[flow/config.mk]
export PLATFORM = sky130hd
export DESIGN_NAME = alu
export DESIGN_NICKNAME = alu
export VERILOG_FILES = /design/flow/design.v
export SDC_FILE = /design/flow/constraint.sdc
export NUM_CORES = 4
export LEC_CHECK = 0
export ABC_AREA = 1
export CAP_MARGIN = 20
export CORE_MARGIN = 2
export CORE_UTILIZATION = 70
export PLACE_DENSITY = 0.65
export SETUP_SLACK_MARGIN = -0.12
export SLEW_MARGIN = 20
export TNS_END_PERCENT = 5
[flow/constraint.sdc]
create_clock -name core_clock -period 5.4 [get_ports {CLK}]
set_input_delay 1.0800 -clock core_clock [delete_from_list [all_inputs] [get_ports {CLK}]]
set_output_delay 1.0800 -clock core_clock [all_outputs]
set_load 0.01 [all_outputs]
[flow/design.v]
module alu(OPA, OPB, CIN,INP_VALID, CLK, RST, CMD, CE, MODE, COUT, OFLOW, RES, G, E, L, ERR);
    input ['d8-1:0] OPA, OPB;
    input CLK, RST, CE, MODE, CIN;
    input [1:0] INP_VALID;
    input ['d4-1:0] CMD;
    output reg ['d16-1:0] RES;
    output reg COUT;
    output reg OFLOW;
    output reg G;
    output reg E;
    output reg L;
    output reg ERR;
    reg ['d16-1:0] RES_next;
    reg COUT_next, OFLOW_next, G_next, E_next, L_next, ERR_next;
    reg ['d16-1:0] res_t;
    reg cout_t, oflow_t, g_t, e_t, l_t, err_t;
    always @(posedge CLK or posedge RST) begin
        if (RST) begin
            RES <= {'d16{1'b0}};
            COUT <= 1'b0;
            OFLOW <= 1'b0;
            G <= 1'b0;
            E <= 1'b0;
            L <= 1'b0;
            ERR <= 1'b0;
        end
        else begin
                RES <= RES_next;
                COUT <= COUT_next;
                OFLOW <= OFLOW_next;
                G <= G_next;
                E <= E_next;
                L <= L_next;
                ERR <= ERR_next;
        end
    end
    always @(posedge CLK) begin
        res_t = {'d16{1'b0}};
        cout_t = 1'b0;
        oflow_t = 1'b0;
        g_t = 1'b0;
        e_t = 1'b0;
        l_t = 1'b0;
        err_t = 1'b0;
        if (CE) begin
            if (MODE) begin
                case (CMD)
                   'd0: begin
                        if (INP_VALID == 'b11) begin
                            res_t = OPA+ OPB;
                            cout_t = res_t[8]; 
                        end
                   end
                   'd1: begin
                        if (INP_VALID == 'b11) begin
                            oflow_t = (OPA < OPB);
                            res_t = OPA - OPB;
                        end
                   end
                   'd2: begin
                        if (INP_VALID == 'b11) begin
                            res_t = OPA + OPB + CIN;
                            cout_t = res_t[8];
                        end
                   end
                   'd3: begin
                        if (INP_VALID == 'b11) begin
                            oflow_t = (OPA < (OPB + CIN));
                            res_t = OPA - OPB - CIN;
                        end
                   end
                   'd4:  begin
                        if (INP_VALID[0] == 'b1) begin
                            res_t = OPA + 1;
                        end
                   end
                   'd5: begin
                        if (INP_VALID[0] == 'b1) begin
                            res_t = OPA - 1;
                            if (OPA == {'d8{1'b0}}) oflow_t = 1;
                        end
                   end
                   'd6: begin
                        if (INP_VALID[1] == 'b1) begin
                            res_t = OPB + 1;
                        end
                   end
                   'd7: begin
                        if (INP_VALID[1] == 'b1) begin
                            res_t = OPB - 1;
                            if (OPB == {'d8{1'b0}}) oflow_t = 1;
                        end
                   end
                   'd8: begin
                        if (INP_VALID == 'b11) begin
                            if (OPA == OPB) begin
                                e_t = 1'b1;
                                g_t = 1'b0;
                                l_t = 1'b0;
                            end
                            else if (OPA > OPB) begin
                                e_t = 1'b0;
                                g_t = 1'b1;
                                l_t = 1'b0;
                            end
                            else begin
                                e_t = 1'b0;
                                g_t = 1'b0;
                                l_t = 1'b1;
                            end
                        end
                   end
                   'd9: begin
                        if (INP_VALID == 'b11) begin
                            res_t = (OPA + 1) * (OPB + 1);
                        end
                   end
                   'd10: begin
                        if (INP_VALID == 'b11) begin
                            res_t = (OPA << 1) * (OPB);
                        end
                   end
                   'd11: begin
                        if (INP_VALID == 'b11) begin
                            res_t = $signed(OPA) + $signed(OPB);
                            oflow_t =((OPA[7] == OPB[7]) && (res_t[7] != OPA[7]));
                            cout_t = res_t[8];
                            if ($signed(res_t) < 0) l_t = 1'b1;
                            else if ($signed(res_t) > 0) g_t = 1'b1;
                            else e_t = 1'b1;
                        end
                   end
                   'd12: begin
                        if (INP_VALID == 'b11) begin
                            res_t = $signed(OPA) - $signed(OPB);
                            oflow_t = ((OPA[7] != OPB[7]) && (res_t[7] != OPA[7]));
                            cout_t = res_t[8];
                            if ($signed(res_t) < 0) l_t = 1'b1;
                            else if ($signed(res_t) > 0) g_t = 1'b1;
                            else e_t = 1'b1;
                        end
                   end
                   default:;
               endcase
            end
            else begin
                case (CMD)
                    'd0:begin
                        if (INP_VALID == 'b11) res_t = {1'b0, OPA & OPB};
                    end
                    'd1:begin
                        if (INP_VALID == 'b11) res_t = {1'b0, ~(OPA & OPB)};
                    end
                    'd2:begin
                        if (INP_VALID == 'b11)res_t = {1'b0, OPA | OPB};
                    end
                    'd3:begin
                        if (INP_VALID == 'b11)res_t = {1'b0, ~(OPA | OPB)};
                    end
                    'd4:begin
                        if (INP_VALID == 'b11) res_t = {1'b0, OPA ^ OPB};
                    end
                    'd5:begin
                        if (INP_VALID == 'b11) res_t = {1'b0, ~(OPA ^ OPB)};
                    end
                    'd6:begin
                        if (INP_VALID[0] == 'b1)
                            res_t = ~OPA &{'d8 {1'b1}};
                    end
                    'd7:begin
                        if (INP_VALID[1] == 'b1)
                            res_t =  ~OPB&{'d8{1'b1}};
                    end
                    'd8:begin
                        if (INP_VALID[0] == 'b1)
                            res_t = (OPA >> 1) &{'d8{1'b1}} ;
                    end
                    'd9:begin
                        if (INP_VALID[0] == 'b1)
                            res_t = (OPA << 1)&{'d8{1'b1}};
                    end
                    'd10:begin
                        if (INP_VALID[1] == 'b1)
                            res_t = (OPB >> 1)&{'d8{1'b1}};
                    end
                    'd11:begin
                        if (INP_VALID[1] == 'b1)
                            res_t = (OPB << 1)&{'d8{1'b1}};
                    end
                    'd12:begin
                        if (INP_VALID == 'b11) begin
                            if (!(|OPB['d8-1:'d2+1])) begin
                                res_t = ((OPA <<  OPB['d2:0]) | (OPA >> ('d8 -  OPB['d2:0])))&{'d8{1'b1}};
                            end
                            else err_t = 1'b1;
                        end
                    end
                    'd13:begin
                        if (INP_VALID == 'b11) begin
                            if (!(|OPB['d8-1:'d2+1])) begin
                                res_t = ((OPA >> OPB['d2:0]) | (OPA << ('d8 - OPB['d2:0]))) &{'d8{1'b1}};
                            end
                            else err_t = 1'b1;
                        end
                    end
                    default: ;
                endcase
            end
            if(!(MODE == 1 && (CMD == 'd10 || CMD == 'd9 || CMD == 'd12 || CMD == 'd11)))
                res_t = res_t & {'d8{1'b1}};
        end
        RES_next <= res_t;
        COUT_next <= cout_t;
        OFLOW_next <= oflow_t;
        G_next <= g_t;
        E_next <= e_t;
        L_next <= l_t;
        ERR_next <= err_t;
    end
endmodule
[flow/run.sh]
#!/bin/bash
# the make line also repeats each setting of config.mk as NAME=value (left out here)
make -C /OpenROAD-flow-scripts/flow DESIGN_CONFIG=/design/flow/config.mk WORK_HOME=/design/flow/orfs CLKGATE_MAP_FILE= finish
==> out/metrics.cfg, run 1 <==
[place]
dp_slack_ns = -1.105
port-buffer-count = 48
gp_congestion = 1.142
hpwl_um = 33580
dpl_cell_area_um2 = 12190

[logic_synthesis]
ys_sh_mux_pct = 0
ys_sh_adder_pct = 29.03
yosys-stat-cells = 1652
synthDistinctLibCells = 55
synth_cells = 1652
synthTopCellsByArea = fa_1 (16%), nand2_1 (15%), ha_1 (13%)
fp_nets = 1873
synth.avg_cell_area_um2 = 6.407
ys_sh_xor_pct = 2.802
synth_area_um2 = 10580
topCombFamilyByArea = simple AND/OR/NAND/NOR gates
synth-warning-count = 1
top_cells_by_count = nand2_1 (413), inv_1 (294), nor2_1 (133)
numSynthFlops = 44
synth-edff-count = 0
ys.flop_type = dfxtp_1
top_area_cell = fa_1
synth_seq_share_pct = 9.363
synth_chip_area_um2 = 10580
yosysMostFrequentCell = nand2_1
synthDominantCellAreaShare_pct = 16.27
synth-simple-area-share_pct = 32.08
async_flop_share_pct = 50.00
synthAoiAreaFrac_pct = 12.84

[floorplan]
coreArea_um2 = 14640
fp_util_pct = 72.27
dieWidth_um = 127.0
rows = 44
boundaryPins = 49
die_h_um = 127.0
dieArea_um2 = 16120

[status]
status = aborted with a tool error
error = [ERROR GRT-0232] Routing congestion too high. Check the congestion heatmap in the GUI.
last-stage-reached = 5_1_grt

[global_route]
grt_usage_pct = 81.23
overflow = 161

[clocking]
hold_buffers = 0
clock_path_buffers = 2
numCtsBuffers = 5
clock-sinks = 44
cts-root-buf = clkbuf_16
htree_levels = 2

metrics by stage:
| stage | setup TNS (ns) | utilization [%] | cells | hold slack [ns] |
|---|---|---|---|---|
| after global placement | -7.536 | 83.25 | 1985 | 0.3176 |
| after floorplan | -0.2833 | - | 1652 | 0.3163 |
| after CTS | -0.6731 | 87.09 | 2002 | 0.3286 |
| after detailed placement | -9.956 | 83.25 | 1985 | 0.3195 |
metal layers:
| layer | GRT overflow | GRT usage [%] |
|---|---|---|
| met2 | 90 | 98.10 |
| met3 | 3 | 67.82 |
| met4 | 67 | 86.36 |
| met1 | 0 | 77.30 |
| met5 | 1 | 35.29 |
what timing repair did:
| item | 4_1_cts |
|---|---|
| pin swaps | 25 |
| resized | 109 |
| endpoints found under the hold margin | 0 |
| setup endpoints to repair | 11 |
| cloned | 1 |
| buffers inserted | 9 |
==> run 2: changes to the inputs <==
Settings changed: CORE_UTILIZATION 70 to 72, CTS_CLUSTER_DIAMETER set to 216, CTS_CLUSTER_SIZE set to 100, PLACE_DENSITY 0.65 to not set, SETUP_SLACK_MARGIN -0.12 to 0.99, TNS_END_PERCENT 5 to not set.
Clock period 5.4 ns to 3.45 ns, I/O delays scaled along.
==> run 2 against run 1 <==
Die area fell by 2.7%. Synthesized cell count did not move. Synthesized area did not move. The flow stops in 4_1_cts.
==> out/metrics.cfg, run 2 <==
[status]
error = [ERROR DPL-0038] Utilization greater than 100%, impossible to legalize  ; was [ERROR GRT-0232] Routing congestion too high. Check the congestion heatmap in the GUI.
status = aborted with a tool error  ; unchanged
last-stage-reached = 4_1_cts  ; was 5_1_grt

[place]
port-buffer-count = 48  ; unchanged
dpl.cell_count = 2083  ; was 1985
hpwl_um = 39870  ; was 33580 um
gp_congestion = 1.242  ; was 1.142

[logic_synthesis]
synth_seq_share_pct = 9.363  ; unchanged
synthDominantCellAreaShare_pct = 16.27  ; unchanged
synth-edff-count = 0  ; unchanged
synthTopCellsByArea = fa_1 (16%), nand2_1 (15%), ha_1 (13%)  ; unchanged
synth-warning-count = 1  ; unchanged
ys_sh_xor_pct = 2.802  ; unchanged
ys.flop_type = dfxtp_1  ; unchanged
numSynthFlops = 44  ; unchanged
synth-simple-area-share_pct = 32.08  ; unchanged
synth_area_um2 = 10580  ; unchanged
ys_sh_adder_pct = 29.03  ; unchanged
top_cells_by_count = nand2_1 (413), inv_1 (294), nor2_1 (133)  ; unchanged
top_area_cell = fa_1  ; unchanged
synthAoiAreaFrac_pct = 12.84  ; unchanged
synth_cells = 1652  ; unchanged
fp_nets = 1873  ; unchanged
yosys-stat-cells = 1652  ; unchanged
async_flop_share_pct = 50.00  ; unchanged
synth.avg_cell_area_um2 = 6.407  ; unchanged
synth_chip_area_um2 = 10580  ; unchanged
synthDistinctLibCells = 55  ; unchanged
yosysMostFrequentCell = nand2_1  ; unchanged
topCombFamilyByArea = simple AND/OR/NAND/NOR gates  ; unchanged
ys_sh_mux_pct = 0  ; unchanged

[floorplan]
die_h_um = 125.2  ; was 127.0 um
dieArea_um2 = 15690  ; was 16120 um^2
fp_util_pct = 73.38  ; was 72.27%
rows = 44  ; unchanged
coreArea_um2 = 14420  ; was 14640 um^2
boundaryPins = 49  ; unchanged
dieWidth_um = 125.2  ; was 127.0 um

run 2: stage by stage:
step	total power (uW)	hold WS [ns]	cell area (um^2)	setup WS [ns]	utilization, %
floorplan	3212	0.3163	11040	-1.336	-
global placement	4653	0.3163	13260	-2.111	91.96
detailed placement	5158	0.3209	13260	-2.615	91.96
==> run 3: changes to the inputs <==
Settings changed: ABC_AREA 1 to not set, CORE_UTILIZATION 72 to 68, CTS_CLUSTER_DIAMETER 216 to 28, CTS_CLUSTER_SIZE 100 to 74, SETUP_SLACK_MARGIN 0.99 to -0.34.
Clock period 3.45 ns to 5.1 ns, I/O delays scaled along.
==> run 3 against run 2 <==
The run fails in 5_1_grt. Synthesized cell count down 22%. Synthesized area down 3.5%. Die area up 2.1%.
==> out/metrics.cfg, run 3 <==
[status]
status = aborted with a tool error  ; unchanged
last-stage-reached = 5_1_grt  ; was 4_1_cts
error = [ERROR GRT-0232] Routing congestion too high. Check the congestion heatmap in the GUI.  ; was [ERROR DPL-0038] Utilization greater than 100%, impossible to legalize

[logic_synthesis]
async_flop_share_pct = 50.00  ; unchanged
numSynthFlops = 44  ; unchanged
yosys-stat-cells = 1281  ; was 1652
synth_chip_area_um2 = 10210  ; was 10580 um^2
yosysMostFrequentCell = inv_1  ; was nand2_1
ys_sh_xor_pct = 9.153  ; was 2.802%
synthDistinctLibCells = 94  ; was 55
ys.flop_type = dfxtp_1  ; unchanged
ys_sh_adder_pct = 30.09  ; was 29.03%
topCombFamilyByArea = adder cells  ; was simple AND/OR/NAND/NOR gates
synthAoiAreaFrac_pct = 18.93  ; was 12.84%
top_cells_by_count = inv_1 (150), nor2_1 (143), ha_1 (108)  ; was nand2_1 (413), inv_1 (294), nor2_1 (133)
synth-simple-area-share_pct = 19.61  ; was 32.08%
synth-warning-count = 1  ; unchanged
synthTopCellsByArea = fa_1 (17%), ha_1 (13%), inv_1 (5.5%)  ; was fa_1 (16%), nand2_1 (15%), ha_1 (13%)
synthDominantCellAreaShare_pct = 16.86  ; was 16.27%
top_area_cell = fa_1  ; unchanged
synth_cells = 1281  ; was 1652
synth_area_um2 = 10210  ; was 10580 um^2
synth_seq_share_pct = 9.705  ; was 9.363%
ys_sh_mux_pct = 3.566  ; was 0%
synth.avg_cell_area_um2 = 7.971  ; was 6.407 um^2
synth-edff-count = 0  ; unchanged
fp_nets = 1502  ; was 1873

[floorplan]
boundaryPins = 49  ; unchanged
die_h_um = 126.5  ; was 125.2 um
dieArea_um2 = 16010  ; was 15690 um^2
coreArea_um2 = 14590  ; was 14420 um^2
fp_util_pct = 69.99  ; was 73.38%
dieWidth_um = 126.5  ; was 125.2 um
rows = 44  ; unchanged

[clocking]
htree_levels = 2
cts-root-buf = clkbuf_16
numCtsBuffers = 5
clock_path_buffers = 2
clock-sinks = 44

[global_route]
overflow = 8
grt_usage_pct = 73.83

[place]
dpl.cell_count = 1632  ; was 2083
hpwl_um = 32520  ; was 39870 um
port-buffer-count = 48  ; unchanged
gp_congestion = 1.055  ; was 1.242

## run 3: metrics by stage
| stage | setup slack, ns | area [um^2] | setup TNS [ns] |
|---|---|---|---|
| 2_1_floorplan | -0.6148 | 10480 | -2.565 |
| 3_5_place_dp | -1.540 | 12150 | -14.22 |
| 4_1_cts | -0.4993 | 12710 | -3.587 |
| 3_3_place_gp | -1.218 | 12150 | -11.98 |
## run 3: what timing repair did
| action | 4_1_cts |
|---|---|
| endpoints found under the setup margin | 11 |
| pin swaps | 47 |
| hold buffers | 0 |
| buffers inserted | 28 |
| gates resized | 116 |
## run 3: layer usage
metal / overflow / global-route usage (%)
met2: 3 / 89.93
met5: 0 / 21.98
met4: 5 / 74.66
met3: 0 / 58.25
met1: 0 / 74.16
==> run 4: changes to the inputs <==
Settings changed: CORE_UTILIZATION 68 to 63, CTS_CLUSTER_DIAMETER 28 to 394, CTS_CLUSTER_SIZE 74 to 100, HOLD_SLACK_MARGIN set to 0.28, SETUP_SLACK_MARGIN -0.34 to -0.79.
Clock period 5.1 ns to 8.0 ns, I/O delays scaled along.
==> run 4 against run 3 <==
Now clean on timing, DRC and antenna. Die area rose by 7.7%. Synthesized cell count is the same. Synthesized area is the same.
==> out/metrics.cfg, run 4 <==
[status]
status = no timing/DRC/antenna violations  ; was aborted with a tool error

[route]
drt-total-wl_um = 36640
ant_nets = 0
vias = 10320
n_antenna_cell = 0
drc = 0
drtIter0Drc = 1593
first_pass_iters = 8
vias_per_cell = 6.743
wl_per_cell_um = 23.93

[sta]
slew_viol_final = 0
setup_viol = 0
fin_crit_sh_pct = 91.33
slew_headroom_pct = 29.48
rsz0062_at_grt = no
fmax_mhz = 136.9
finClkSkew_ns = 0.002628
setup_tns_ns = 0
fin_crit_ns = 7.307
worst_pin_slew_ns = 1.050
hold_violations = 0

[logic_synthesis]
synth_area_um2 = 10210  ; unchanged
synth_cells = 1281  ; unchanged
synth-warning-count = 1  ; unchanged
synthDistinctLibCells = 94  ; unchanged
ys_sh_mux_pct = 3.566  ; unchanged
yosysMostFrequentCell = inv_1  ; unchanged
synthAoiAreaFrac_pct = 18.93  ; unchanged
ys.flop_type = dfxtp_1  ; unchanged
synth-simple-area-share_pct = 19.61  ; unchanged
synth-edff-count = 0  ; unchanged
top_area_cell = fa_1  ; unchanged
ys_sh_xor_pct = 9.153  ; unchanged
async_flop_share_pct = 50.00  ; unchanged
fp_nets = 1502  ; unchanged
yosys-stat-cells = 1281  ; unchanged
synth.avg_cell_area_um2 = 7.971  ; unchanged
ys_sh_adder_pct = 30.09  ; unchanged
synth_chip_area_um2 = 10210  ; unchanged
numSynthFlops = 44  ; unchanged
top_cells_by_count = inv_1 (150), nor2_1 (143), ha_1 (108)  ; unchanged
synthTopCellsByArea = fa_1 (17%), ha_1 (13%), inv_1 (5.5%)  ; unchanged
synthDominantCellAreaShare_pct = 16.86  ; unchanged
topCombFamilyByArea = adder cells  ; unchanged
synth_seq_share_pct = 9.705  ; unchanged

[floorplan]
dieWidth_um = 131.3  ; was 126.5 um
fp_util_pct = 64.28  ; was 69.99%
dieArea_um2 = 17240  ; was 16010 um^2
rows = 46  ; was 44
boundaryPins = 49  ; unchanged
coreArea_um2 = 15890  ; was 14590 um^2
die_h_um = 131.3  ; was 126.5 um

[worst_setup_path]
cp_slowest_cell = clkdlybuf4s50_1
reg2reg_slack_ns = 7.58
crit_arrival_ns = 7.47
max_stage_delay_ns = 0.65
cp.required_ns = 8.16
critical_path.endpoint = RES_next[14]
crit_type = in2reg
r2r-end = RES[4]
cp.depth = 20
cp_common_cell = fa_1
reg2regPathDepth = 0
cp-startpoint = OPB[1]
crit_path_cell_trace = clkdlybuf4s50_1 -> ha_1 -> xor2_1 -> nand2_1 -> fa_1 -> inv_1 -> fa_1 -> ha_1 -> inv_1 -> fa_1 -> inv_1 -> fa_1 -> a21o_1 -> a211o_1 -> a2111oi_0 -> or3_1 -> o21ai_0 -> xor2_1 -> a22oi_1 -> a21oi_1
r2r_start = RES_next[4]
crit_family = adder cells
critPathMaxFanout = 7
path_buffers = 4
start_kind = primary input
critPathCaptureType = flop

[place]
port-buffer-count = 48  ; unchanged
gp_congestion = 1.049  ; was 1.055
hpwl_um = 29030  ; was 32520 um
dpl.cell_count = 1523  ; was 1632

[final_layout]
fillers = 1318
finalNetCount = 1535
area_growth_pct = 9.080
final_cells = 1531

[pwr]
power.group.top = combinational logic
clkPwrFrac_pct = 12.3
switching_power_uw = 964.7
pg_comb_uw = 1430
ir_worst_vdd_v = 0.0001939
internal_power_uw = 926.9
sw_frac_of_total_pct = 51.00
pg_seq_uw = 227
p_per_area_nw_per_um2 = 169.8
combPwrFrac_pct = 75.7
p_seq_share_pct = 12.0
leakagePower_uw = 0.005083
pg_clk_uw = 233

[global_route]
grt_pass1_vias = 10000
grt_max_degree = 40
overflow = 0
grt_pass1_wl_um = 56660
grt_usage_pct = 42.16
grt_antenna_before_repair = 0

[clocking]
numCtsBuffers = 5  ; unchanged
post_cts_resized = 0  ; was 116
htree_levels = 2  ; unchanged
insertion_delay_ns = 0.29
cts_tree = done
hold_buffers = 0  ; unchanged
clock-sinks = 44  ; unchanged
cts-root-buf = clkbuf_16  ; unchanged
cts_setup_buffers = 0  ; was 28
clkTransAtPathRegs_ns = 0.06
clock_path_buffers = 2  ; unchanged

[hold_path]
whs_endpoint = E
hold_path.startpoint = E_next
hp-class = reg2reg
hold_depth = 0

[job]
warning_count = 48
max_cap_violations = 0

run 4: final cells by class:
| class | count | area [um^2] | share of cell area, % |
|---|---|---|---|
| Inverter | 158 | 595.6 | 5.347 |
| Clock buffer | 5 | 125.1 | 1.123 |
| Clock inverter | 3 | 47.55 | 0.4269 |
| Multi-Input combinational cell | 1015 | 8313 | 74.63 |
| Sequential cell | 44 | 991.0 | 8.897 |
| Timing Repair Buffer | 90 | 795.8 | 7.144 |
| Tap cell | 216 | 270.3 | 2.426 |
run 4: layer usage:
metal | vias up | track usage, % | wire length, um
li1 | 4482 | - | -
met1 | 4825 | 54.92 | 13620
met2 | 833 | 65.47 | 15850
met3 | 183 | 9.336 | 5014
met4 | 0 | 22.71 | 2154
met5 | - | 0 | 0
run 4: through the flow:
| stage | setup WS, ns | instance area (um^2) | hold WS [ns] | total power [uW] | utilization [%] |
|---|---|---|---|---|---|
| after detailed placement | 0.4961 | 10960 | 0.3202 | 1622 | 68.99 |
| after global placement | 0.6273 | 10960 | 0.3166 | 1591 | 68.99 |
| after CTS | 0.7925 | 11130 | 0.3290 | 1862 | 70.08 |
| after floorplan | 0.9011 | 10210 | 0.3163 | 1248 | - |
| final | 0.6933 | 11140 | 0.3281 | 1892 | 70.12 |
| after global routing | 0.4061 | 11140 | 0.3299 | 2046 | 70.12 |
==> run 5: changes to the inputs <==
Settings changed: ABC_AREA set to 1, CAP_MARGIN 20 to 40, CORE_UTILIZATION 63 to 72, CTS_CLUSTER_DIAMETER 394 to 92, CTS_CLUSTER_SIZE 100 to not set, HOLD_SLACK_MARGIN 0.28 to not set, SETUP_SLACK_MARGIN -0.79 to 1.03.
Clock period 8.0 ns to 3.45 ns, I/O delays scaled along.
==> run 5 against run 4 <==
The run now fails in 4_1_cts. Die area decreased by 9.0%. Synthesized area grew 3.7%. Synthesized cell count is 29% higher.
==> out/metrics.cfg, run 5 <==
[logic_synthesis]
synthDominantCellAreaShare_pct = 16.27  ; was 16.86%
synthAoiAreaFrac_pct = 12.84  ; was 18.93%
synth-edff-count = 0  ; unchanged
synthDistinctLibCells = 55  ; was 94
ys_sh_xor_pct = 2.802  ; was 9.153%
synth_cells = 1652  ; was 1281
synth_area_um2 = 10580  ; was 10210 um^2
ys_sh_adder_pct = 29.03  ; was 30.09%
yosys-stat-cells = 1652  ; was 1281
synth_seq_share_pct = 9.363  ; was 9.705%
synth_chip_area_um2 = 10580  ; was 10210 um^2
synth-warning-count = 1  ; unchanged
synthTopCellsByArea = fa_1 (16%), nand2_1 (15%), ha_1 (13%)  ; was fa_1 (17%), ha_1 (13%), inv_1 (5.5%)
ys_sh_mux_pct = 0  ; was 3.566%
fp_nets = 1873  ; was 1502
synth.avg_cell_area_um2 = 6.407  ; was 7.971 um^2
ys.flop_type = dfxtp_1  ; unchanged
numSynthFlops = 44  ; unchanged
synth-simple-area-share_pct = 32.08  ; was 19.61%
top_cells_by_count = nand2_1 (413), inv_1 (294), nor2_1 (133)  ; was inv_1 (150), nor2_1 (143), ha_1 (108)
top_area_cell = fa_1  ; unchanged
async_flop_share_pct = 50.00  ; unchanged
topCombFamilyByArea = simple AND/OR/NAND/NOR gates  ; was adder cells
yosysMostFrequentCell = nand2_1  ; was inv_1

[status]
last-stage-reached = 4_1_cts
error = [ERROR DPL-0033] detailed placement checks failed during check placement.
status = aborted with a tool error  ; was no timing/DRC/antenna violations

[floorplan]
die_h_um = 125.2  ; was 131.3 um
coreArea_um2 = 14420  ; was 15890 um^2
rows = 44  ; was 46
dieWidth_um = 125.2  ; was 131.3 um
boundaryPins = 49  ; unchanged
fp_util_pct = 73.38  ; was 64.28%
dieArea_um2 = 15690  ; was 17240 um^2

[place]
hpwl_um = 38840  ; was 29030 um
port-buffer-count = 48  ; unchanged
gp_congestion = 1.276  ; was 1.049

## run 5: stage by stage
step           setup WS (ns)  instances  util, %  setup TNS, ns  cell area (um^2)
3_5_place_dp          -2.529       2082    91.98         -30.83             13270
3_3_place_gp          -2.113       2082    91.98         -26.14             13270
2_1_floorplan         -1.336       1652        -         -14.13             11090
==> run 6: changes to the inputs <==
Settings changed: ABC_AREA 1 to not set, CAP_MARGIN 40 to 20, CORE_UTILIZATION 72 to 67, CTS_CLUSTER_DIAMETER 92 to not set, CTS_CLUSTER_SIZE set to 27, SETUP_SLACK_MARGIN 1.03 to not set.
Clock period 3.45 ns to 4.14 ns, I/O delays scaled along.
==> run 6 against run 5 <==
The run fails in 5_1_grt. Synthesized area fell by 3.5%. Die area increased by 3.6%. Synthesized cell count fell by 22%.
==> out/metrics.cfg, run 6 <==
[clocking]
htree_levels = 2
clock_path_buffers = 2
clock-sinks = 44
cts-root-buf = clkbuf_16
numCtsBuffers = 5

[logic_synthesis]
synthDominantCellAreaShare_pct = 16.86  ; was 16.27%
synthAoiAreaFrac_pct = 18.93  ; was 12.84%
topCombFamilyByArea = adder cells  ; was simple AND/OR/NAND/NOR gates
top_cells_by_count = inv_1 (150), nor2_1 (143), ha_1 (108)  ; was nand2_1 (413), inv_1 (294), nor2_1 (133)
synth.avg_cell_area_um2 = 7.971  ; was 6.407 um^2
yosysMostFrequentCell = inv_1  ; was nand2_1
synthDistinctLibCells = 94  ; was 55
top_area_cell = fa_1  ; unchanged
numSynthFlops = 44  ; unchanged
ys_sh_xor_pct = 9.153  ; was 2.802%
ys_sh_adder_pct = 30.09  ; was 29.03%
ys.flop_type = dfxtp_1  ; unchanged
synth_cells = 1281  ; was 1652
ys_sh_mux_pct = 3.566  ; was 0%
yosys-stat-cells = 1281  ; was 1652
fp_nets = 1502  ; was 1873
async_flop_share_pct = 50.00  ; unchanged
synth-edff-count = 0  ; unchanged
synthTopCellsByArea = fa_1 (17%), ha_1 (13%), inv_1 (5.5%)  ; was fa_1 (16%), nand2_1 (15%), ha_1 (13%)
synth_seq_share_pct = 9.705  ; was 9.363%
synth-simple-area-share_pct = 19.61  ; was 32.08%
synth_chip_area_um2 = 10210  ; was 10580 um^2
synth-warning-count = 1  ; unchanged
synth_area_um2 = 10210  ; was 10580 um^2

[place]
hpwl_um = 33440  ; was 38840 um
port-buffer-count = 48  ; unchanged
gp_congestion = 1.084  ; was 1.276
dpl_cell_area_um2 = 12880  ; was 13270 um^2
dpl.cell_count = 1724  ; was 2082

[floorplan]
dieArea_um2 = 16240  ; was 15690 um^2
fp_util_pct = 67.92  ; was 73.38%
rows = 45  ; was 44
dieWidth_um = 127.5  ; was 125.2 um
coreArea_um2 = 15030  ; was 14420 um^2
boundaryPins = 49  ; unchanged
die_h_um = 127.5  ; was 125.2 um

[global_route]
overflow = 80
grt_usage_pct = 73.33

[status]
error = [ERROR GRT-0116] Global routing finished with congestion. Check the congestion regions in the DRC Viewer.  ; was [ERROR DPL-0033] detailed placement checks failed during check placement.
status = aborted with a tool error  ; unchanged
last-stage-reached = 5_1_grt  ; was 4_1_cts

==> run 6: routing by layer <==
| layer | GRT usage (%) | GRT overflow |
|---|---|---|
| met5 | 16.41 | 0 |
| met4 | 74.08 | 33 |
| met3 | 51.51 | 0 |
| met2 | 93.77 | 45 |
| met1 | 74.50 | 2 |
==> run 6: per-stage QoR <==
step,worst slack [ns],util [%]
floorplan,-1.383,-
global placement,-2.025,85.71
detailed placement,-2.213,85.71
CTS,-1.223,92.31
==> run 6: repair_timing <==
item,4_1_cts
pin swaps,70
gates resized,193
buffers inserted,42
hold buffers,0
setup endpoints to repair,19
==> run 7: changes to the inputs <==
Settings changed: CORE_UTILIZATION 67 to 71, CTS_CLUSTER_DIAMETER set to 29, CTS_CLUSTER_SIZE 27 to 33, HOLD_SLACK_MARGIN set to -0.09, PLACE_DENSITY set to 0.65, SETUP_SLACK_MARGIN set to 0.79.
Clock period 4.14 ns to 6.58 ns, I/O delays scaled along.
==> run 7 against run 6 <==
The flow again stops in 5_1_grt. Die area is 5.5% lower. Synthesized cell count is the same. Synthesized area unchanged.
==> out/metrics.cfg, run 7 <==
[place]
port-buffer-count = 48  ; unchanged
dp_slack_ns = -0.2772  ; was -2.213 ns
gp_congestion = 1.059  ; was 1.084
hpwl_um = 29840  ; was 33440 um
dpl_cell_area_um2 = 11650  ; was 12880 um^2

[logic_synthesis]
yosysMostFrequentCell = inv_1  ; unchanged
ys_sh_xor_pct = 9.153  ; unchanged
ys_sh_mux_pct = 3.566  ; unchanged
synthDominantCellAreaShare_pct = 16.86  ; unchanged
synth.avg_cell_area_um2 = 7.971  ; unchanged
synthDistinctLibCells = 94  ; unchanged
synth_seq_share_pct = 9.705  ; unchanged
synth-edff-count = 0  ; unchanged
synthTopCellsByArea = fa_1 (17%), ha_1 (13%), inv_1 (5.5%)  ; unchanged
yosys-stat-cells = 1281  ; unchanged
synthAoiAreaFrac_pct = 18.93  ; unchanged
topCombFamilyByArea = adder cells  ; unchanged
top_cells_by_count = inv_1 (150), nor2_1 (143), ha_1 (108)  ; unchanged
ys.flop_type = dfxtp_1  ; unchanged
async_flop_share_pct = 50.00  ; unchanged
fp_nets = 1502  ; unchanged
synth_area_um2 = 10210  ; unchanged
top_area_cell = fa_1  ; unchanged
synth-simple-area-share_pct = 19.61  ; unchanged
synth-warning-count = 1  ; unchanged
ys_sh_adder_pct = 30.09  ; unchanged
numSynthFlops = 44  ; unchanged
synth_cells = 1281  ; unchanged
synth_chip_area_um2 = 10210  ; unchanged

[floorplan]
rows = 43  ; was 45
dieWidth_um = 123.9  ; was 127.5 um
coreArea_um2 = 13990  ; was 15030 um^2
boundaryPins = 49  ; unchanged
dieArea_um2 = 15360  ; was 16240 um^2
fp_util_pct = 73.00  ; was 67.92%
die_h_um = 123.9  ; was 127.5 um

[clocking]
clock-sinks = 44  ; unchanged
cts-root-buf = clkbuf_16  ; unchanged
numCtsBuffers = 5  ; unchanged
clock_path_buffers = 2  ; unchanged
htree_levels = 2  ; unchanged
hold_buffers = 0  ; unchanged

[status]
status = aborted with a tool error  ; unchanged
last-stage-reached = 5_1_grt  ; unchanged
error = [ERROR GRT-0232] Routing congestion too high. Check the congestion heatmap in the GUI.  ; was [ERROR GRT-0116] Global routing finished with congestion. Check the congestion regions in the DRC Viewer.

[global_route]
overflow = 127
grt_usage_pct = 78.43

[run 7: what timing repair did]
item	in CTS
pin swaps	44
hold endpoints to repair	0
gates resized	135
gates cloned	0
endpoints found under the setup margin	11
buffers inserted	21
[run 7: metal layers]
| metal | GRT usage, % | GRT overflow |
|---|---|---|
| met1 | 77.44 | 1 |
| met2 | 93.30 | 55 |
| met3 | 62.64 | 3 |
| met4 | 82.30 | 68 |
| met5 | 40.28 | 0 |
[run 7: stage by stage]
| step | power (uW) | setup TNS, ns | util (%) | std cells |
|---|---|---|---|---|
| global placement | 2163 | -0.5161 | 83.22 | 1561 |
| detailed placement | 2260 | -0.9722 | 83.26 | 1561 |
| CTS | 2641 | 0 | 87.92 | 1590 |
| floorplan | 1597 | 0 | - | 1281 |
==> run 8: changes to the inputs <==
Settings changed: CAP_MARGIN 20 to 30, CELL_PAD_IN_SITES_DETAIL_PLACEMENT set to 0, CELL_PAD_IN_SITES_GLOBAL_PLACEMENT set to 1, CORE_MARGIN 2 to 8, CORE_UTILIZATION 71 to 37, CTS_CLUSTER_DIAMETER 29 to 384, CTS_CLUSTER_SIZE 33 to not set, GPL_ROUTABILITY_DRIVEN set to 0, HOLD_SLACK_MARGIN -0.09 to -0.03, PLACE_DENSITY 0.65 to not set, SETUP_SLACK_MARGIN 0.79 to -0.62.
Clock period 6.58 ns to 8.0 ns, I/O delays scaled along.
==> run 8 against run 7 <==
Now clean on timing, DRC and antenna. Synthesized cell count did not move. Die area is 120% higher. Synthesized area is the same.
==> out/metrics.cfg, run 8 <==
[status]
status = no timing/DRC/antenna violations  ; was aborted with a tool error

[worst_setup_path]
cp.depth = 20
critPathMaxFanout = 25
max_stage_delay_ns = 0.63
crit_path_cell_trace = clkdlybuf4s50_1 -> buf_4 -> nand3_1 -> xnor2_2 -> or2_2 -> fa_1 -> fa_1 -> inv_1 -> fa_1 -> inv_1 -> fa_1 -> inv_1 -> ha_1 -> o21a_1 -> a2111oi_0 -> or3_1 -> o21ai_0 -> xor2_1 -> a22oi_1 -> a21oi_1
cp_slowest_cell = clkdlybuf4s50_1
crit_arrival_ns = 7.45
r2r-end = RES[2]
cp-startpoint = OPB[2]
cp_common_cell = fa_1
r2r_start = RES_next[2]
reg2regPathDepth = 0
path_buffers = 5
crit_family = adder cells
cp.required_ns = 8.16
crit_type = in2reg
reg2reg_slack_ns = 7.59
critPathCaptureType = flop
critical_path.endpoint = RES_next[14]
start_kind = primary input

[logic_synthesis]
async_flop_share_pct = 50.00  ; unchanged
ys_sh_xor_pct = 9.153  ; unchanged
synth_chip_area_um2 = 10210  ; unchanged
synth_seq_share_pct = 9.705  ; unchanged
synth-warning-count = 1  ; unchanged
topCombFamilyByArea = adder cells  ; unchanged
ys.flop_type = dfxtp_1  ; unchanged
yosys-stat-cells = 1281  ; unchanged
synthTopCellsByArea = fa_1 (17%), ha_1 (13%), inv_1 (5.5%)  ; unchanged
synthDominantCellAreaShare_pct = 16.86  ; unchanged
synth-simple-area-share_pct = 19.61  ; unchanged
synth.avg_cell_area_um2 = 7.971  ; unchanged
synth_cells = 1281  ; unchanged
ys_sh_mux_pct = 3.566  ; unchanged
top_area_cell = fa_1  ; unchanged
numSynthFlops = 44  ; unchanged
ys_sh_adder_pct = 30.09  ; unchanged
yosysMostFrequentCell = inv_1  ; unchanged
synth-edff-count = 0  ; unchanged
synth_area_um2 = 10210  ; unchanged
fp_nets = 1502  ; unchanged
synthDistinctLibCells = 94  ; unchanged
synthAoiAreaFrac_pct = 18.93  ; unchanged
top_cells_by_count = inv_1 (150), nor2_1 (143), ha_1 (108)  ; unchanged

[final_layout]
area_growth_pct = 11.22
fin_util_pct = 41.33
final_area_um2 = 11360
finalNetCount = 1544

[floorplan]
rows = 61  ; was 43
die_h_um = 182.1  ; was 123.9 um
fp_util_pct = 37.16  ; was 73.00%
boundaryPins = 49  ; unchanged
dieArea_um2 = 33170  ; was 15360 um^2
dieWidth_um = 182.1  ; was 123.9 um
coreArea_um2 = 27480  ; was 13990 um^2

[pwr]
sw_frac_of_total_pct = 51.80
pg_comb_uw = 1480
switching_power_uw = 1002
internal_power_uw = 932.1
pg_seq_uw = 226
pg_clk_uw = 230
combPwrFrac_pct = 76.4
ir_worst_vdd_v = 0.0001627
leakagePower_uw = 0.005130
clkPwrFrac_pct = 11.9
power.group.top = combinational logic
p_per_area_nw_per_um2 = 170.3
p_seq_share_pct = 11.7

[clocking]
numCtsBuffers = 5  ; unchanged
htree_levels = 2  ; unchanged
clock_path_buffers = 2  ; unchanged
cts-root-buf = clkbuf_16  ; unchanged
clock-sinks = 44  ; unchanged
clkTransAtPathRegs_ns = 0.06
cts_setup_buffers = 0  ; was 21
post_cts_resized = 0  ; was 135
cts_tree = done
insertion_delay_ns = 0.28
hold_buffers = 0  ; unchanged

[route]
vias_per_cell = 5.837
drt-total-wl_um = 40650
n_antenna_cell = 0
ant_nets = 0
drtIter0Drc = 888
vias = 9747
wl_per_cell_um = 24.34
first_pass_iters = 5
drc = 0

[sta]
setup_viol = 0
fin_crit_ns = 7.291
slew_headroom_pct = 33.79
hold_violations = 0
fin_crit_sh_pct = 91.13
slew_viol_final = 0
worst_slack_ns = 0.7094
fmax_mhz = 137.2
setup_tns_ns = 0
worst_pin_slew_ns = 0.9856
finClkSkew_ns = 0.003473
rsz0062_at_grt = no

[place]
dpl_cell_area_um2 = 11170  ; was 11650 um^2
dp_slack_ns = 0.4650  ; was -0.2772 ns
hpwl_um = 32830  ; was 29840 um
port-buffer-count = 48  ; unchanged

[job]
warning_count = 46
max_cap_violations = 0

[hold_path]
hp-class = reg2reg
whs_endpoint = ERR
hold_depth = 0
hold_path.startpoint = ERR_next

[global_route]
grt_pass1_wl_um = 62120
grt_max_degree = 40
grt_pass1_vias = 9903
grt_antenna_before_repair = 0
grt_usage_pct = 24.43
overflow = 0

-- run 8: cell type report --
cell class                 count  area [um^2]
tap                          346        432.9
fill                        2856        16120
inverter                     158        595.6
clock inverter                 3        47.55
clock buffer                   5        125.1
sequential                    44        991.0
timing repair buffer          99        858.3
multi-input combinational   1015         8307
-- run 8: stage by stage --
step | hold slack, ns | power, uW | std cells
finish | 0.3222 | 1934 | 1670
global route | 0.3317 | 2118 | 1670
CTS | 0.3250 | 1945 | 1669
detailed placement | 0.3195 | 1696 | 1661
global placement | 0.3167 | 1723 | 1660
floorplan | 0.3163 | 1248 | 1281
-- run 8: routing by layer --
layer	global-route usage, %	part of all wire, %
met4	8.527	3.3
met2	40.48	46
met3	3.420	7.5
met1	32.12	43
met5	0	0
==> run 9: changes to the inputs <==
Settings changed: CAP_MARGIN 30 to 15, CELL_PAD_IN_SITES_GLOBAL_PLACEMENT 1 to not set, CORE_MARGIN 8 to 2, CORE_UTILIZATION 37 to 71, CTS_CLUSTER_DIAMETER 384 to not set, CTS_CLUSTER_SIZE set to 68, GPL_ROUTABILITY_DRIVEN 0 to not set, GPL_TIMING_DRIVEN set to 1, HOLD_SLACK_MARGIN -0.03 to not set, MAX_ROUTING_LAYER set to met4, MIN_ROUTING_LAYER set to met1, SETUP_SLACK_MARGIN -0.62 to 0.86, SLEW_MARGIN 20 to 40, TNS_END_PERCENT set to 35.
Clock period 8.0 ns to 7.29 ns, I/O delays scaled along.
==> run 9 against run 8 <==
The flow now stops in 5_2_route. Die area decreased by 54%. Synthesized area did not move. Global-route usage is 27 points higher. Synthesized cell count unchanged.
==> out/metrics.cfg, run 9 <==
[sta]
postGrtWorstEndpoint = RES_next[12]$_SDFF_PN0_/D
worstEndpointType = register input

[floorplan]
rows = 43  ; was 61
dieArea_um2 = 15360  ; was 33170 um^2
boundaryPins = 49  ; unchanged
fp_util_pct = 73.00  ; was 37.16%
dieWidth_um = 123.9  ; was 182.1 um
coreArea_um2 = 13990  ; was 27480 um^2
die_h_um = 123.9  ; was 182.1 um

[logic_synthesis]
synth_cells = 1281  ; unchanged
topCombFamilyByArea = adder cells  ; unchanged
async_flop_share_pct = 50.00  ; unchanged
synthTopCellsByArea = fa_1 (17%), ha_1 (13%), inv_1 (5.5%)  ; unchanged
top_cells_by_count = inv_1 (150), nor2_1 (143), ha_1 (108)  ; unchanged
synth-simple-area-share_pct = 19.61  ; unchanged
synth-warning-count = 1  ; unchanged
synth_area_um2 = 10210  ; unchanged
synth-edff-count = 0  ; unchanged
yosysMostFrequentCell = inv_1  ; unchanged
ys_sh_adder_pct = 30.09  ; unchanged
synth.avg_cell_area_um2 = 7.971  ; unchanged
synth_chip_area_um2 = 10210  ; unchanged
synthDominantCellAreaShare_pct = 16.86  ; unchanged
yosys-stat-cells = 1281  ; unchanged
synthAoiAreaFrac_pct = 18.93  ; unchanged
ys.flop_type = dfxtp_1  ; unchanged
synth_seq_share_pct = 9.705  ; unchanged
top_area_cell = fa_1  ; unchanged
synthDistinctLibCells = 94  ; unchanged
numSynthFlops = 44  ; unchanged
fp_nets = 1502  ; unchanged
ys_sh_mux_pct = 3.566  ; unchanged
ys_sh_xor_pct = 9.153  ; unchanged

[clocking]
clock-sinks = 44  ; unchanged
htree_levels = 2  ; unchanged
hold_buffers = 0  ; unchanged
clock_path_buffers = 2  ; unchanged
cts-root-buf = clkbuf_16  ; unchanged
numCtsBuffers = 5  ; unchanged

[status]
status = aborted with a tool error  ; was no timing/DRC/antenna violations
error = [ERROR DRT-0255] Maze Route cannot find path of net CLK in worker of routeBox ( 96600 0 ) ( 123925 48300 ).
last-stage-reached = 5_2_route

[global_route]
grt_antenna_before_repair = 2  ; was 0
grt_pass1_wl_um = 57940  ; was 62120 um
grt_max_degree = 36  ; was 40
overflow = 0  ; unchanged
grt_usage_pct = 51.61  ; was 24.43%
grt_pass1_vias = 10640  ; was 9903

[place]
dp_slack_ns = 0.04708  ; was 0.4650 ns
gp_congestion = 1.096
dpl_cell_area_um2 = 11070  ; was 11170 um^2
port-buffer-count = 48  ; unchanged
dpl.cell_count = 1505  ; was 1661
hpwl_um = 29040  ; was 32830 um

[run 9: metrics by stage]
step           power [uW]  util, %
5_1_grt              2583    83.63
4_1_cts              2141    81.89
3_5_place_dp         1816    79.14
3_3_place_gp         1730    79.10
2_1_floorplan        1375        -
[run 9: routing by layer]
| layer | track usage, % |
|---|---|
| met4 | 33.15 |
| met1 | 60.04 |
| met5 | - |
| met3 | 17.49 |
| met2 | 76.27 |
[run 9: what timing repair did]
action | CTS | global route
buffers inserted | 9 | 13
pin swaps | 17 | 25
gates resized | 46 | 47
setup endpoints to repair | 7 | 5
==> run 10: changes to the inputs <==
Settings changed: ABC_AREA set to 1, CAP_MARGIN 15 to 20, CELL_PAD_IN_SITES_DETAIL_PLACEMENT 0 to not set, CTS_CLUSTER_SIZE 68 to not set, GPL_TIMING_DRIVEN 1 to not set, MAX_ROUTING_LAYER met4 to not set, MIN_ROUTING_LAYER met1 to not set, PLACE_DENSITY set to 0.65, SETUP_SLACK_MARGIN 0.86 to -0.12, SLEW_MARGIN 40 to 20, TNS_END_PERCENT 35 to not set.
Clock period 7.29 ns to 5.1 ns, I/O delays scaled along.
==> run 10 against run 9 <==
The flow stops in 5_1_grt. Synthesized cell count grew 29%. Synthesized area grew 3.7%. Die area grew 3.5%.
==> out/metrics.cfg, run 10 <==
[floorplan]
fp_util_pct = 72.82  ; was 73.00%
coreArea_um2 = 14530  ; was 13990 um^2
dieArea_um2 = 15900  ; was 15360 um^2
die_h_um = 126.1  ; was 123.9 um
boundaryPins = 49  ; unchanged
rows = 44  ; was 43
dieWidth_um = 126.1  ; was 123.9 um

[status]
error = [ERROR GRT-0232] Routing congestion too high. Check the congestion heatmap in the GUI.  ; was [ERROR DRT-0255] Maze Route cannot find path of net CLK in worker of routeBox ( 96600 0 ) ( 123925 48300 ).
last-stage-reached = 5_1_grt  ; was 5_2_route
status = aborted with a tool error  ; unchanged

[logic_synthesis]
numSynthFlops = 44  ; unchanged
ys_sh_mux_pct = 0  ; was 3.566%
synthDominantCellAreaShare_pct = 16.27  ; was 16.86%
topCombFamilyByArea = simple AND/OR/NAND/NOR gates  ; was adder cells
synthAoiAreaFrac_pct = 12.84  ; was 18.93%
synth-warning-count = 1  ; unchanged
yosysMostFrequentCell = nand2_1  ; was inv_1
top_area_cell = fa_1  ; unchanged
synth_cells = 1652  ; was 1281
synthTopCellsByArea = fa_1 (16%), nand2_1 (15%), ha_1 (13%)  ; was fa_1 (17%), ha_1 (13%), inv_1 (5.5%)
ys.flop_type = dfxtp_1  ; unchanged
async_flop_share_pct = 50.00  ; unchanged
synth_area_um2 = 10580  ; was 10210 um^2
synthDistinctLibCells = 55  ; was 94
synth-edff-count = 0  ; unchanged
fp_nets = 1873  ; was 1502
top_cells_by_count = nand2_1 (413), inv_1 (294), nor2_1 (133)  ; was inv_1 (150), nor2_1 (143), ha_1 (108)
synth_chip_area_um2 = 10580  ; was 10210 um^2
yosys-stat-cells = 1652  ; was 1281
synth.avg_cell_area_um2 = 6.407  ; was 7.971 um^2
ys_sh_adder_pct = 29.03  ; was 30.09%
synth_seq_share_pct = 9.363  ; was 9.705%
synth-simple-area-share_pct = 32.08  ; was 19.61%
ys_sh_xor_pct = 2.802  ; was 9.153%

[clocking]
hold_buffers = 0  ; unchanged
clock_path_buffers = 2  ; unchanged
htree_levels = 2  ; unchanged
numCtsBuffers = 5  ; unchanged
cts-root-buf = clkbuf_16  ; unchanged
clock-sinks = 44  ; unchanged

[global_route]
grt_usage_pct = 76.53
overflow = 127

[place]
port-buffer-count = 48  ; unchanged
gp_congestion = 1.137  ; was 1.096
hpwl_um = 31620  ; was 29040 um

run 10: per-layer routing:
metal | GRT usage [%] | overflow
met5 | 17.65 | 0
met4 | 79.44 | 46
met3 | 56.07 | 3
met2 | 95.60 | 76
met1 | 77.18 | 2
run 10: per-stage QoR:
step / instance area, um^2 / power (uW) / std cells / utilization, % / worst slack, ns
after CTS: 12960 / 3613 / 2011 / 89.16 / -0.1351
after detailed placement: 12340 / 2951 / 1991 / 84.93 / -1.257
after global placement: 12340 / 2830 / 1991 / 84.93 / -1.035
after floorplan: 10760 / 1966 / 1652 / - / -0.1373
run 10: repair_timing:
item	in CTS
setup endpoints to repair	11
buffers inserted	15
pin swaps	51
gates resized	149
cloned	0
==> run 11: changes to the inputs <==
Settings changed: ABC_AREA 1 to not set, CORE_UTILIZATION 71 to 72, CTS_CLUSTER_DIAMETER set to 360, CTS_CLUSTER_SIZE set to 34, HOLD_SLACK_MARGIN set to -0.09, SETUP_SLACK_MARGIN -0.12 to -0.54.
Clock period 5.1 ns to 5.56 ns, I/O delays scaled along.
==> run 11 against run 10 <==
Synthesized area shrank 3.5%. Synthesized cell count decreased by 22%. Die area is 4.7% lower. The run again fails in 5_1_grt.
==> out/metrics.cfg, run 11 <==
[place]
gp_congestion = 1.073  ; was 1.137
dp_slack_ns = -1.257  ; about the same
dpl.cell_count = 1600  ; was 1991
port-buffer-count = 48  ; unchanged
hpwl_um = 30710  ; was 31620 um

[logic_synthesis]
synth_area_um2 = 10210  ; was 10580 um^2
ys.flop_type = dfxtp_1  ; unchanged
topCombFamilyByArea = adder cells  ; was simple AND/OR/NAND/NOR gates
synth.avg_cell_area_um2 = 7.971  ; was 6.407 um^2
synth-edff-count = 0  ; unchanged
fp_nets = 1502  ; was 1873
top_area_cell = fa_1  ; unchanged
synthAoiAreaFrac_pct = 18.93  ; was 12.84%
top_cells_by_count = inv_1 (150), nor2_1 (143), ha_1 (108)  ; was nand2_1 (413), inv_1 (294), nor2_1 (133)
synth_seq_share_pct = 9.705  ; was 9.363%
yosys-stat-cells = 1281  ; was 1652
yosysMostFrequentCell = inv_1  ; was nand2_1
ys_sh_mux_pct = 3.566  ; was 0%
synth_chip_area_um2 = 10210  ; was 10580 um^2
synth-simple-area-share_pct = 19.61  ; was 32.08%
async_flop_share_pct = 50.00  ; unchanged
ys_sh_xor_pct = 9.153  ; was 2.802%
synthDistinctLibCells = 94  ; was 55
synthTopCellsByArea = fa_1 (17%), ha_1 (13%), inv_1 (5.5%)  ; was fa_1 (16%), nand2_1 (15%), ha_1 (13%)
numSynthFlops = 44  ; unchanged
synth_cells = 1281  ; was 1652
ys_sh_adder_pct = 30.09  ; was 29.03%
synthDominantCellAreaShare_pct = 16.86  ; was 16.27%
synth-warning-count = 1  ; unchanged

[clocking]
hold_buffers = 0  ; unchanged
clock_path_buffers = 2  ; unchanged
cts-root-buf = clkbuf_16  ; unchanged
clock-sinks = 44  ; unchanged
htree_levels = 2  ; unchanged
numCtsBuffers = 5  ; unchanged

[floorplan]
dieWidth_um = 123.1  ; was 126.1 um
dieArea_um2 = 15150  ; was 15900 um^2
fp_util_pct = 73.56  ; was 72.82%
die_h_um = 123.1  ; was 126.1 um
boundaryPins = 49  ; unchanged
rows = 43  ; was 44
coreArea_um2 = 13880  ; was 14530 um^2

[global_route]
overflow = 47
grt_usage_pct = 68.38

[status]
error = [ERROR GRT-0232] Routing congestion too high. Check the congestion heatmap in the GUI.  ; unchanged
last-stage-reached = 5_1_grt  ; unchanged
status = aborted with a tool error  ; unchanged

## run 11: stage by stage
step | utilization (%) | cell area (um^2)
3_3_place_gp | 84.85 | 11780
3_5_place_dp | 84.85 | 11780
2_1_floorplan | - | 10260
4_1_cts | 87.46 | 12140
## run 11: layer usage
metal	GRT usage, %	overflow
met1	70.01	0
met2	87.22	18
met3	50.46	2
met4	65.20	27
met5	10.07	0
## run 11: what timing repair did
action / CTS
setup endpoints to repair: 10
resized: 37
pin swaps: 25
buffers inserted: 9
==> run 12: changes to the inputs <==
Settings changed: CTS_CLUSTER_DIAMETER 360 to not set, CTS_CLUSTER_SIZE 34 to 27, HOLD_SLACK_MARGIN -0.09 to -0.1, PLACE_DENSITY 0.65 to not set, SETUP_SLACK_MARGIN -0.54 to not set.
Clock period 5.56 ns to 5.4 ns, I/O delays scaled along.
==> run 12 against run 11 <==
The flow again stops in 5_1_grt. Synthesized area unchanged. Synthesized cell count unchanged. Die area unchanged.
==> out/metrics.cfg, run 12 <==
[place]
port-buffer-count = 48  ; unchanged
dp_slack_ns = -1.406  ; was -1.257 ns
dpl.cell_count = 1623  ; was 1600
gp_congestion = 1.092  ; was 1.073
hpwl_um = 31530  ; was 30710 um

[logic_synthesis]
synthAoiAreaFrac_pct = 18.93  ; unchanged
synthTopCellsByArea = fa_1 (17%), ha_1 (13%), inv_1 (5.5%)  ; unchanged
synth_cells = 1281  ; unchanged
yosys-stat-cells = 1281  ; unchanged
synth_area_um2 = 10210  ; unchanged
async_flop_share_pct = 50.00  ; unchanged
synthDominantCellAreaShare_pct = 16.86  ; unchanged
topCombFamilyByArea = adder cells  ; unchanged
yosysMostFrequentCell = inv_1  ; unchanged
synth.avg_cell_area_um2 = 7.971  ; unchanged
synthDistinctLibCells = 94  ; unchanged
top_area_cell = fa_1  ; unchanged
numSynthFlops = 44  ; unchanged
synth_chip_area_um2 = 10210  ; unchanged
fp_nets = 1502  ; unchanged
ys_sh_xor_pct = 9.153  ; unchanged
ys_sh_mux_pct = 3.566  ; unchanged
synth-simple-area-share_pct = 19.61  ; unchanged
synth-warning-count = 1  ; unchanged
synth-edff-count = 0  ; unchanged
top_cells_by_count = inv_1 (150), nor2_1 (143), ha_1 (108)  ; unchanged
ys_sh_adder_pct = 30.09  ; unchanged
synth_seq_share_pct = 9.705  ; unchanged
ys.flop_type = dfxtp_1  ; unchanged

[global_route]
overflow = 50
grt_usage_pct = 71.17

[floorplan]
rows = 43  ; unchanged
dieWidth_um = 123.1  ; unchanged
fp_util_pct = 73.56  ; unchanged
boundaryPins = 49  ; unchanged
die_h_um = 123.1  ; unchanged
coreArea_um2 = 13880  ; unchanged
dieArea_um2 = 15150  ; unchanged

[status]
last-stage-reached = 5_1_grt  ; unchanged
status = aborted with a tool error  ; unchanged
error = [ERROR GRT-0116] Global routing finished with congestion. Check the congestion regions in the DRC Viewer.  ; was [ERROR GRT-0232] Routing congestion too high. Check the congestion heatmap in the GUI.

[clocking]
cts-root-buf = clkbuf_16  ; unchanged
htree_levels = 2  ; unchanged
clock-sinks = 44  ; unchanged
clock_path_buffers = 2  ; unchanged
numCtsBuffers = 5  ; unchanged
hold_buffers = 0  ; unchanged

## run 12: timing repair
item                       in CTS
cloned                          0
resized                       141
buffers inserted               25
setup endpoints to repair      12
pin swaps                      57
## run 12: per-layer routing
metal	GRT overflow	GRT usage (%)
met5	0	14.24
met4	26	69.67
met3	2	53.27
met2	22	90.50
met1	0	71.56
## run 12: stage by stage
step | setup TNS [ns] | hold WS (ns) | cell area [um^2] | total power, uW
after floorplan | -0.8756 | 0.3163 | 10480 | 1964
after global placement | -8.810 | 0.3162 | 12100 | 2885
after detailed placement | -11.09 | 0.3195 | 12100 | 3042
after CTS | -0.7110 | 0.3231 | 12780 | 3565
==> run 13: changes to the inputs <==
Settings changed: CELL_PAD_IN_SITES_DETAIL_PLACEMENT set to 1, CELL_PAD_IN_SITES_GLOBAL_PLACEMENT set to 1, CORE_UTILIZATION 72 to 17, CTS_CLUSTER_DIAMETER set to 314, CTS_CLUSTER_SIZE 27 to not set, GPL_ROUTABILITY_DRIVEN set to 0, HOLD_SLACK_MARGIN -0.1 to not set, MAX_ROUTING_LAYER set to met5, MIN_ROUTING_LAYER set to met1, PLACE_DENSITY_LB_ADDON set to 0.27.
Clock period 5.4 ns to 5.52 ns, I/O delays scaled along.
==> run 13 against run 12 <==
Now fails the layout checks on setup timing. Synthesized area is the same. Synthesized cell count unchanged. Die area increased to 4.1 times the previous value.
==> out/metrics.cfg, run 13 <==
[floorplan]
dieArea_um2 = 62040  ; was 15150 um^2
die_h_um = 249.1  ; was 123.1 um
fp_util_pct = 17.24  ; was 73.56%
rows = 89  ; was 43
coreArea_um2 = 59240  ; was 13880 um^2
boundaryPins = 49  ; unchanged
dieWidth_um = 249.1  ; was 123.1 um

[logic_synthesis]
yosysMostFrequentCell = inv_1  ; unchanged
synth_seq_share_pct = 9.705  ; unchanged
synth-simple-area-share_pct = 19.61  ; unchanged
yosys-stat-cells = 1281  ; unchanged
ys_sh_mux_pct = 3.566  ; unchanged
ys_sh_xor_pct = 9.153  ; unchanged
synth_chip_area_um2 = 10210  ; unchanged
topCombFamilyByArea = adder cells  ; unchanged
ys_sh_adder_pct = 30.09  ; unchanged
synthTopCellsByArea = fa_1 (17%), ha_1 (13%), inv_1 (5.5%)  ; unchanged
async_flop_share_pct = 50.00  ; unchanged
synth-warning-count = 1  ; unchanged
ys.flop_type = dfxtp_1  ; unchanged
synth_cells = 1281  ; unchanged
numSynthFlops = 44  ; unchanged
synthDistinctLibCells = 94  ; unchanged
synth_area_um2 = 10210  ; unchanged
synthDominantCellAreaShare_pct = 16.86  ; unchanged
synthAoiAreaFrac_pct = 18.93  ; unchanged
top_cells_by_count = inv_1 (150), nor2_1 (143), ha_1 (108)  ; unchanged
synth.avg_cell_area_um2 = 7.971  ; unchanged
top_area_cell = fa_1  ; unchanged
synth-edff-count = 0  ; unchanged
fp_nets = 1502  ; unchanged

[route]
vias = 10440
drtIter0Drc = 565
drc = 0
wl_per_cell_um = 21.03
drt-total-wl_um = 47500
n_antenna_cell = 0
ant_nets = 0
first_pass_iters = 7
vias_per_cell = 4.622

[pwr]
switching_power_uw = 1802
clkPwrFrac_pct = 7.6
p_per_area_nw_per_um2 = 272.1
p_seq_share_pct = 8.8
sw_frac_of_total_pct = 48.16
pg_comb_uw = 3130
power.group.top = combinational logic
internal_power_uw = 1939
pg_clk_uw = 285
combPwrFrac_pct = 83.6
pg_seq_uw = 328
leakagePower_uw = 0.006102
ir_worst_vdd_v = 0.0001783

[final_layout]
area_growth_pct = 34.64
fillers = 7053
fin_util_pct = 23.21
finalNetCount = 1706

[worst_setup_path]
critPathMaxFanout = 5
cp.depth = 22
cp-startpoint = OPA[1]
crit_arrival_ns = 5.94
crit_path_cell_trace = buf_8 -> buf_6 -> nand3_4 -> or3_4 -> and2_4 -> buf_4 -> nand2b_4 -> fa_2 -> inv_1 -> fa_1 -> fa_1 -> inv_2 -> fa_1 -> inv_2 -> ha_4 -> a211o_1 -> a2111oi_4 -> or3_4 -> o21ai_2 -> xor2_1 -> a22oi_2 -> a21oi_2
reg2reg_slack_ns = 5.06
start_kind = primary input
crit_type = in2reg
cp_slowest_cell = fa_1
r2r-end = RES[14]
crit_family = adder cells
critPathCaptureType = flop
path_buffers = 6
max_stage_delay_ns = 0.56
critical_path.endpoint = RES_next[14]
cp_common_cell = fa_1
reg2regPathDepth = 0
r2r_start = RES_next[14]
cp.required_ns = 5.69

[clocking]
cts-root-buf = clkbuf_16  ; unchanged
htree_levels = 2  ; unchanged
clock-sinks = 44  ; unchanged
cts_tree = done
clock_path_buffers = 2  ; unchanged
insertion_delay_ns = 0.29
numCtsBuffers = 5  ; unchanged
clkTransAtPathRegs_ns = 0.06
hold_buffers = 0  ; unchanged

[status]
violations = setup timing
status = complete, but fails checks  ; was aborted with a tool error

[global_route]
grt_pass1_vias = 11150
overflow = 0
grt_antenna_before_repair = 0
grt_max_degree = 40
grt_usage_pct = 15.18
grt_pass1_wl_um = 72340

[sta]
setup_viol = 6
fin_crit_ns = 5.766
fmax_mhz = 173.4
hold_violations = 0
setup_tns_ns = -1.049
worst_pin_slew_ns = 0.9833
fin_crit_sh_pct = 104.5
slew_viol_final = 0
slew_headroom_pct = 33.94
rsz0062_at_grt = yes
finClkSkew_ns = 0.005055
worst_slack_ns = -0.2464

[hold_path]
hold_path.startpoint = COUT_next
hold_depth = 0
hp-class = reg2reg
whs_endpoint = COUT

[job]
warning_count = 49
max_cap_violations = 0

[place]
port-buffer-count = 48  ; unchanged
hpwl_um = 39310  ; was 31530 um
dp_slack_ns = -1.141  ; was -1.406 ns

run 13: area by class of cell:
| cell class | instances | area [um^2] | area share, % |
|---|---|---|---|
| sequential | 44 | 991.0 | 7.208 |
| clock buffer | 5 | 125.1 | 0.9101 |
| tap | 773 | 967.2 | 7.035 |
| timing repair buffer | 261 | 2148 | 15.63 |
| multi-input combinational | 1015 | 8890 | 64.66 |
| inverter | 158 | 603.1 | 4.387 |
| clock inverter | 3 | 23.77 | 0.1729 |
run 13: timing repair:
| action | 4_1_cts | 5_1_grt |
|---|---|---|
| pin swaps | 45 | 43 |
| gates cloned | 0 | 0 |
| gates resized | 124 | 45 |
| setup endpoints to repair | 11 | 10 |
| endpoints found under the hold margin | 0 | 0 |
| setup buffers | 15 | 10 |
run 13: routing by layer:
layer  wire length (um)  track usage [%]  vias to the layer above
met4                837            2.599                        0
met1              22740            21.38                     5304
met5                  0                0                        -
met2              22400            25.86                      258
met3               1529           0.8359                       45
li1                   -                -                     4835
run 13: through the flow:
step                      hold slack [ns]  std cells  area (um^2)  total power (uW)
after CTS                          0.3294       2250        13490              3683
after detailed placement           0.3209       2229        12950              3190
final                              0.3271       2259        13750              3741
after global placement             0.3198       2229        12950              3182
after global routing               0.3294       2259        13750              4118
after floorplan                    0.3163       1281        10480              1921
==> run 14: changes to the inputs <==
Settings changed: CELL_PAD_IN_SITES_DETAIL_PLACEMENT 1 to not set, CELL_PAD_IN_SITES_GLOBAL_PLACEMENT 1 to not set, CORE_UTILIZATION 17 to 40, CTS_CLUSTER_DIAMETER 314 to not set, GPL_ROUTABILITY_DRIVEN 0 to not set, MAX_ROUTING_LAYER met5 to not set, MIN_ROUTING_LAYER met1 to not set, PLACE_DENSITY_LB_ADDON 0.27 to not set.
Clock period 5.52 ns to 6.13 ns, I/O delays scaled along.
==> run 14 against run 13 <==
Count of clock-buffer cells in the layout is 2 higher. Clock power grew 8.1%. Clock skew shrank 0.0037 ns. Wire length decreased by 15%. Flip-flop count did not move. Sequential power down 9.8%. Core utilization grew 27 points. Worst hold slack got worse by 0.0012 ns. Via count decreased by 0.70%. Combinational power down 21%. Final area down 8.1%. Critical path type unchanged. Worst setup slack improved by 0.42 ns. The run now finishes clean.
==> out/metrics.cfg, run 14 <==
[status]
status = no timing/DRC/antenna violations  ; was complete, but fails checks

[clocking]
clkTransAtPathRegs_ns = 0.06  ; about the same
cts-root-buf = clkbuf_16  ; unchanged
clock_path_buffers = 2  ; unchanged
cts_tree = done  ; unchanged
insertion_delay_ns = 0.27  ; was 0.29 ns
numCtsBuffers = 5  ; unchanged

[worst_setup_path]
critPathMaxFanout = 7  ; was 5
crit_arrival_ns = 6.12  ; was 5.94 ns
cp.required_ns = 6.29  ; was 5.69 ns
r2r-end = RES[11]  ; was RES[14]
path_buffers = 5  ; was 6
cp_slowest_cell = fa_1  ; unchanged
max_stage_delay_ns = 0.58  ; was 0.56 ns
reg2reg_slack_ns = 5.72  ; was 5.06 ns
crit_family = adder cells  ; unchanged
start_kind = primary input  ; unchanged
r2r_start = RES_next[11]  ; was RES_next[14]
critical_path.endpoint = RES_next[12]  ; was RES_next[14]
cp.depth = 19  ; was 22

[hold_path]
hold_path.startpoint = L_next  ; was COUT_next
hold_depth = 0  ; unchanged
hp-class = reg2reg  ; unchanged
whs_endpoint = L  ; was COUT

[logic_synthesis]
synth_seq_share_pct = 9.705  ; unchanged
topCombFamilyByArea = adder cells  ; unchanged
ys_sh_mux_pct = 3.566  ; unchanged
synthTopCellsByArea = fa_1 (17%), ha_1 (13%), inv_1 (5.5%)  ; unchanged
top_area_cell = fa_1  ; unchanged
synth_area_um2 = 10210  ; unchanged
synth-warning-count = 1  ; unchanged
synthAoiAreaFrac_pct = 18.93  ; unchanged
synthDominantCellAreaShare_pct = 16.86  ; unchanged
synthDistinctLibCells = 94  ; unchanged
async_flop_share_pct = 50.00  ; unchanged

[route]
drc = 0  ; unchanged
vias = 10370  ; was 10440
drtIter0Drc = 876  ; was 565
ant_nets = 0  ; unchanged
first_pass_iters = 7  ; unchanged
wl_per_cell_um = 22.55  ; was 21.03 um

[global_route]
grt_pass1_wl_um = 61490  ; was 72340 um
grt_max_degree = 40  ; unchanged
grt_usage_pct = 30.49  ; was 15.18%
grt_antenna_before_repair = 0  ; unchanged
overflow = 0  ; unchanged

[sta]
setup_viol = 0  ; was 6
worst_pin_slew_ns = 0.9729  ; was 0.9833 ns
slew_headroom_pct = 35.01  ; was 33.94%
fmax_mhz = 167.8
slew_viol_final = 0  ; unchanged
hold_violations = 0  ; unchanged

[final_layout]
finalNetCount = 1674  ; was 1706
final_area_um2 = 12640  ; was 13750 um^2
fin_util_pct = 50.32  ; was 23.21%

[place]
port-buffer-count = 48  ; unchanged
gp_congestion = 0.9685
dpl_cell_area_um2 = 12040  ; was 12950 um^2
dpl.cell_count = 1756  ; was 2229

[pwr]
pg_seq_uw = 296  ; was 328 uW
switching_power_uw = 1426  ; was 1802 uW
total_power_uw = 3076  ; was 3741 uW
pg_comb_uw = 2470  ; was 3130 uW
p_per_area_nw_per_um2 = 243.4  ; was 272.1 nW/um^2
ir_worst_vdd_v = 0.0003207  ; was 0.0001783 V
power.group.top = combinational logic  ; unchanged

[floorplan]
coreArea_um2 = 25110  ; was 59240 um^2
boundaryPins = 49  ; unchanged
die_h_um = 163.8  ; was 249.1 um

[job]
warning_count = 46  ; was 49
max_cap_violations = 0  ; unchanged

run 14: stage by stage:
step | hold slack (ns) | TNS (ns)
2_1_floorplan | 0.3163 | 0
3_3_place_gp | 0.3171 | -4.947
3_5_place_dp | 0.3195 | -5.236
4_1_cts | 0.3259 | 0
5_1_grt | 0.3300 | -0.01446
6_report | 0.3260 | 0
run 14: cell type report:
type | count | area, um^2 | area share [%]
Clock buffer | 7 | 152.6 | 1.208
Clock inverter | 1 | 30.03 | 0.2376
Inverter | 158 | 595.6 | 4.713
Multi-Input combinational cell | 1015 | 8615 | 68.17
Sequential cell | 44 | 991.0 | 7.842
Tap cell | 330 | 412.9 | 3.268
Timing Repair Buffer | 229 | 1839 | 14.56
run 14: what timing repair did:
item / 4_1_cts / 5_1_grt
hold buffers: 0 / 0
pin swaps: 35 / 10
endpoints found under the setup margin: 10 / 5
gates resized: 56 / 30
setup buffers: 19 / 1
run 14: metal layers:
metal	global-route usage, %	routed length [um]	up-vias
li1	-	-	4770
met2	49.94	18360	452
met3	5.581	3156	105
met4	13.16	1994	0
met5	0	0	-
met1	39.37	16710	5042
Power figures rest on the tool's default switching activity, not on a simulated workload.
